==> flow/design.v (excerpt) <==
module desiredDrive_reg(
    input clk, rst_n,
    input [11:0] avg_torque,
    input [4:0] cadence,
    input not_pedaling,
    input [12:0] incline,
    input [2:0] scale,
    output logic [11:0] target_curr
);
Size in the first run: about 46 flip-flops, about 48 I/O pins, ~11000 um^2 of cells after synthesis.
clock: 14.5 ns
lec_check: 0
abc_area: 0
cap_margin: 15
cell_pad_in_sites_detail_placement: 2
core_margin: 8
core_utilization: 23
cts_cluster_diameter: 198
cts_cluster_size: 43
gpl_routability_driven: 1
gpl_timing_driven: 1
max_routing_layer: met4
place_density_lb_addon: 0.21
setup_slack_margin: 2.67
slew_margin: 35
tns_end_percent: 90
run.sh (not shown) runs the stock make flow with config.mk's settings and CLKGATE_MAP_FILE=.
The starting point completed without violations.
Next try:
CELL_PAD_IN_SITES_DETAIL_PLACEMENT = not set   (was 2)
CORE_MARGIN = 2   (was 8)
CORE_UTILIZATION = 72   (was 23)
CTS_CLUSTER_DIAMETER = not set   (was 198)
CTS_CLUSTER_SIZE = not set   (was 43)
PLACE_DENSITY_LB_ADDON = 0.0   (was 0.21)
SETUP_SLACK_MARGIN = not set   (was 2.67)
clock period = 11.6 ns   (was 14.5 ns; I/O delays follow)
=> The changed run finished but fails on setup timing. Worst setup slack degrades by 3.1 ns. Routed wire length came out lower by 13%. Critical path depth decreases by 2. Clock-buffer cell count is unchanged. Via count climbs by 8.2%. Design area decreases by 2.9%. Register-to-register slack gets worse by 3.1 ns. Synthesized cell count is unchanged. Hold slack improves by 0.054 ns.
Next try:
ABC_AREA = not set   (was 0)
CAP_MARGIN = 0   (was 15)
CORE_ASPECT_RATIO = 0.52   (was not set)
GPL_ROUTABILITY_DRIVEN = not set   (was 1)
GPL_TIMING_DRIVEN = not set   (was 1)
MAX_ROUTING_LAYER = not set   (was met4)
SLEW_MARGIN = 20   (was 35)
TNS_END_PERCENT = not set   (was 90)
clock period = 11.2 ns   (was 11.6 ns; I/O delays follow)
Outcome: Now the flow died in global routing, error GRT-0232. Die area came out higher slightly. Synthesized cell count does not change. Synthesized area is unchanged.
Next try:
CORE_ASPECT_RATIO = not set   (was 0.52)
PLACE_DENSITY = 0.38   (was not set)
PLACE_DENSITY_LB_ADDON = not set   (was 0.0)
Result: Now the flow produced a layout that fails on setup timing. Synthesized cell count stays the same. Die size goes down by 0.33%. Area after synthesis stays the same.


## job 6877
The RTL this note starts from:
==> flow/design.v <==
module incline_sat(
    input [12:0] incline,
    output [9:0] incline_sat
);
assign incline_sat = (~incline[12] && |incline[12:9]) ? 10'h1FF : 
                    (incline[12] && ~(&incline[12:9])) ? 10'h200 : incline[9:0];
endmodule
module desiredDrive(
    input [11:0] avg_torque,
    input [4:0] cadence,
    input not_pedaling,
    input [12:0] incline,
    input [2:0] scale,
    output [11:0] target_curr
);
localparam TORQUE_MIN = 12'h380;
localparam TOO_SMALL = 5'h05;
logic [9:0] inc_sat;
incline_sat i1( .incline(incline), .incline_sat(inc_sat));
logic [10:0] incline_factor;
assign incline_factor = {inc_sat[9], inc_sat[9:0]} + 11'd256;
logic [8:0] incline_factor_limit;
assign incline_factor_limit = (incline_factor[10] == 1'b1) ? 9'h000 : (incline_factor[9]) ? 9'h1FF : incline_factor[8:0];
logic [5:0] cadence_factor;
assign cadence_factor = (|cadence[4:1]) ? ({1'b0, cadence} + 6'd32) : 6'h00;
logic [12:0]torque_off;
assign torque_off = {1'b0, avg_torque} - {1'b0, TORQUE_MIN};
logic [12:0] torque_pos;
assign torque_pos = (torque_off[12] == 1'b1) ? 12'h000 : torque_off[11:0];
logic [30:0]assist_prod;
assign assist_prod = not_pedaling ? 30'h00000000 : (torque_pos * incline_factor_limit * cadence_factor * scale);
assign target_curr = (|assist_prod[29:27]) ? 12'hFFF : assist_prod[26:15];
endmodule
module desiredDrive_reg(
    input clk, rst_n,
    input [11:0] avg_torque,
    input [4:0] cadence,
    input not_pedaling,
    input [12:0] incline,
    input [2:0] scale,
    output logic [11:0] target_curr
);
logic [11:0] avg_torque_r;
logic [4:0] cadence_r;
logic not_pedaling_r;
logic [12:0] incline_r;
logic [2:0] scale_r;
logic [11:0] target_curr_nxt;
always_ff @(posedge clk, negedge rst_n) begin
    if (!rst_n) begin
        avg_torque_r <= 12'h000;
        cadence_r <= 5'h00;
        not_pedaling_r <= 1'b0;
        incline_r <= 13'h0000;
        scale_r <= 3'h0;
    end
    else begin
        avg_torque_r <= avg_torque;
        cadence_r <= cadence;
        not_pedaling_r <= not_pedaling;
        incline_r <= incline;
        scale_r <= scale;
    end
end
desiredDrive iDD(.avg_torque(avg_torque_r), .cadence(cadence_r), .not_pedaling(not_pedaling_r),
                 .incline(incline_r), .scale(scale_r), .target_curr(target_curr_nxt));
always_ff @(posedge clk, negedge rst_n) begin
    if (!rst_n)
        target_curr <= 12'h000;
    else
        target_curr <= target_curr_nxt;
end
endmodule
clock: 11.4 ns
lec_check: 0
cap_margin: 20
core_margin: 2
core_utilization: 72
cts_cluster_diameter: 201
cts_cluster_size: 89
place_density: 0.36
slew_margin: 20
Every stage of job 6877 finished as expected; the final checks, on the other hand, flagged negative setup slack, which means the layout fails.
#### Input delta (job 3573 over job 6877)
Settings: CORE_UTILIZATION now 65, was 72; CTS_CLUSTER_SIZE no longer set, was 89; PLACE_DENSITY no longer set, was 0.36; CTS_CLUSTER_DIAMETER no longer set, was 201; the clock period (ns, I/O delays scaled along) now 16.3, was 11.4.
Notes after the runs:
From job 6877 to job 3573 the numbers moved as follows: minimum clock period grew by 1.55 ns; worst setup slack before clock tree synthesis grew by 3.54 ns.
Compared with job 6877, job 3573 improves worst path setup slack after routing.
From the logs: job 6877 reached the end of the flow and failed the layout checks with negative setup slack.
Job 3573: flow completed, timing, DRC and antenna clean
From job 6877 to job 3573 the numbers moved as follows: synthesized cell count about even.
Modified inputs, job 5843 compared to job 3573
Settings: changing CORE_UTILIZATION from 65 to 30; changing the clock period (ns, I/O delays scaled along) from 16.3 to 12.3.
[summary]
- [compare] base=job 3573 new=job 5843: final cell count shows an increase of 271, global-route wire length before repair has increased.
- Routed wire in job 5843 totals more than in job 3573.
The inputs of job 9668 differ from those of job 5843 as listed below.
Settings: swapping 20 for 0 in CAP_MARGIN; swapping 30 for 72 in CORE_UTILIZATION; swapping 12.3 for 11.2 in the clock period (ns, I/O delays scaled along).
==> comparison <==
Ran to the end and failed final checks on negative setup slack: job 9668. When job 9668 is measured against job 5843, its relative area change from synthesis to final layout turns out 9.8 points higher. Compared to job 5843, job 9668 has final-layout setup total negative slack 6.37 ns lower. When job 9668 is measured against job 5843, its shortest period the worst path allows turns out 0.064 ns higher.
Relative to job 9668, the following input files were edited for job 4895:
Settings: SETUP_SLACK_MARGIN now -0.58, previously not set; CAP_MARGIN now 20, was 0; ABC_AREA now 1, previously not set; the clock period (ns, I/O delays scaled along) now 5.99, was 11.2.
### Flow results
Across job 9668 and job 4895, no clean finish was achieved.
Job 4895 | ERROR | clock tree synthesis (4_1_cts)
Completing all stages was not enough for job 9668: its layout failed the final checks because of negative setup slack.
Weighted congestion at the end of routability-driven global placement, job 4895 vs job 9668: up by a few percent
The die outline area of job 4895 was inferior to that of job 9668.
Side by side, combined area of all synthesized cells turned out higher in job 4895 than in job 9668.
In job 4895 relative to job 9668, cell total in the yosys stat output had gone up by more than 10%.
NOTE width of the chip job 9668->job 4895 increased slightly
Input-level comparison between job 8596 and job 4895:
Settings: a deleted ABC_AREA that had been 1; a deleted SETUP_SLACK_MARGIN that had been -0.58; an added PLACE_DENSITY_LB_ADDON of 0.2; a change of the clock period (ns, I/O delays scaled along) from 5.99 to 11.4.
==> results <==
- Among job 4895 and job 8596, the run that stopped before the end is job 4895, and it is the only one.
- As the logs show, job 4895 stopped at clock tree synthesis (4_1_cts) after a tool error, so it never reached the end of the flow.
- From job 4895 to job 8596, I/O pin count did not move at all.
- Yosys synthesis chip area came out lower on job 8596 than on job 4895.
- Sort job 8596 and job 4895 by share of synthesized cell area in and, or, nand and nor gates desc -> top: job 4895
- Net count after synthesis for job 8596 is lower than for job 4895.
- Detailed placement HPWL, job 8596 vs job 4895: down by more than a quarter
- Of the two candidates, job 4895 has the worse core outline area and job 8596 the better one.
- Compared with job 4895, job 8596 shows synthesized cell count lower by 190.
- Compared to job 4895, job 8596 was floorplanned on a smaller die.


// desiredDrive_reg: RTL as listed in full above, without the edits since
==> flow/config.mk <==
export PLATFORM = sky130hd
export DESIGN_NAME = desiredDrive_reg
export DESIGN_NICKNAME = desiredDrive_reg
export VERILOG_FILES = /design/flow/design.v
export SDC_FILE = /design/flow/constraint.sdc
export NUM_CORES = 4
export LEC_CHECK = 0
export CAP_MARGIN = 20
export CORE_ASPECT_RATIO = 1.18
export CORE_MARGIN = 2
export CORE_UTILIZATION = 31
export SETUP_SLACK_MARGIN = -1.0
export SLEW_MARGIN = 20
==> flow/constraint.sdc <==
create_clock -name core_clock -period 13.0 [get_ports {clk}]
set_input_delay 2.6000 -clock core_clock [delete_from_list [all_inputs] [get_ports {clk}]]
set_output_delay 2.6000 -clock core_clock [all_outputs]
set_load 0.01 [all_outputs]
The baseline produced a clean layout.
==> next run, changes <==
Settings changed: CORE_ASPECT_RATIO 1.18 to 1.75, CORE_UTILIZATION 31 to 40, MAX_ROUTING_LAYER set to met4, SETUP_SLACK_MARGIN -1.0 to not set.
Non-clock buffer count went up by 5; routed wire length increases by 3.8%; final cell count is lower by 4.8%; worst setup slack is better by 0.45 ns; fmax came out higher by 3.7%; design area fell by 0.32%; synthesized area is unchanged; flip-flop count does not change; clock-buffer cell count shrinks by 2.
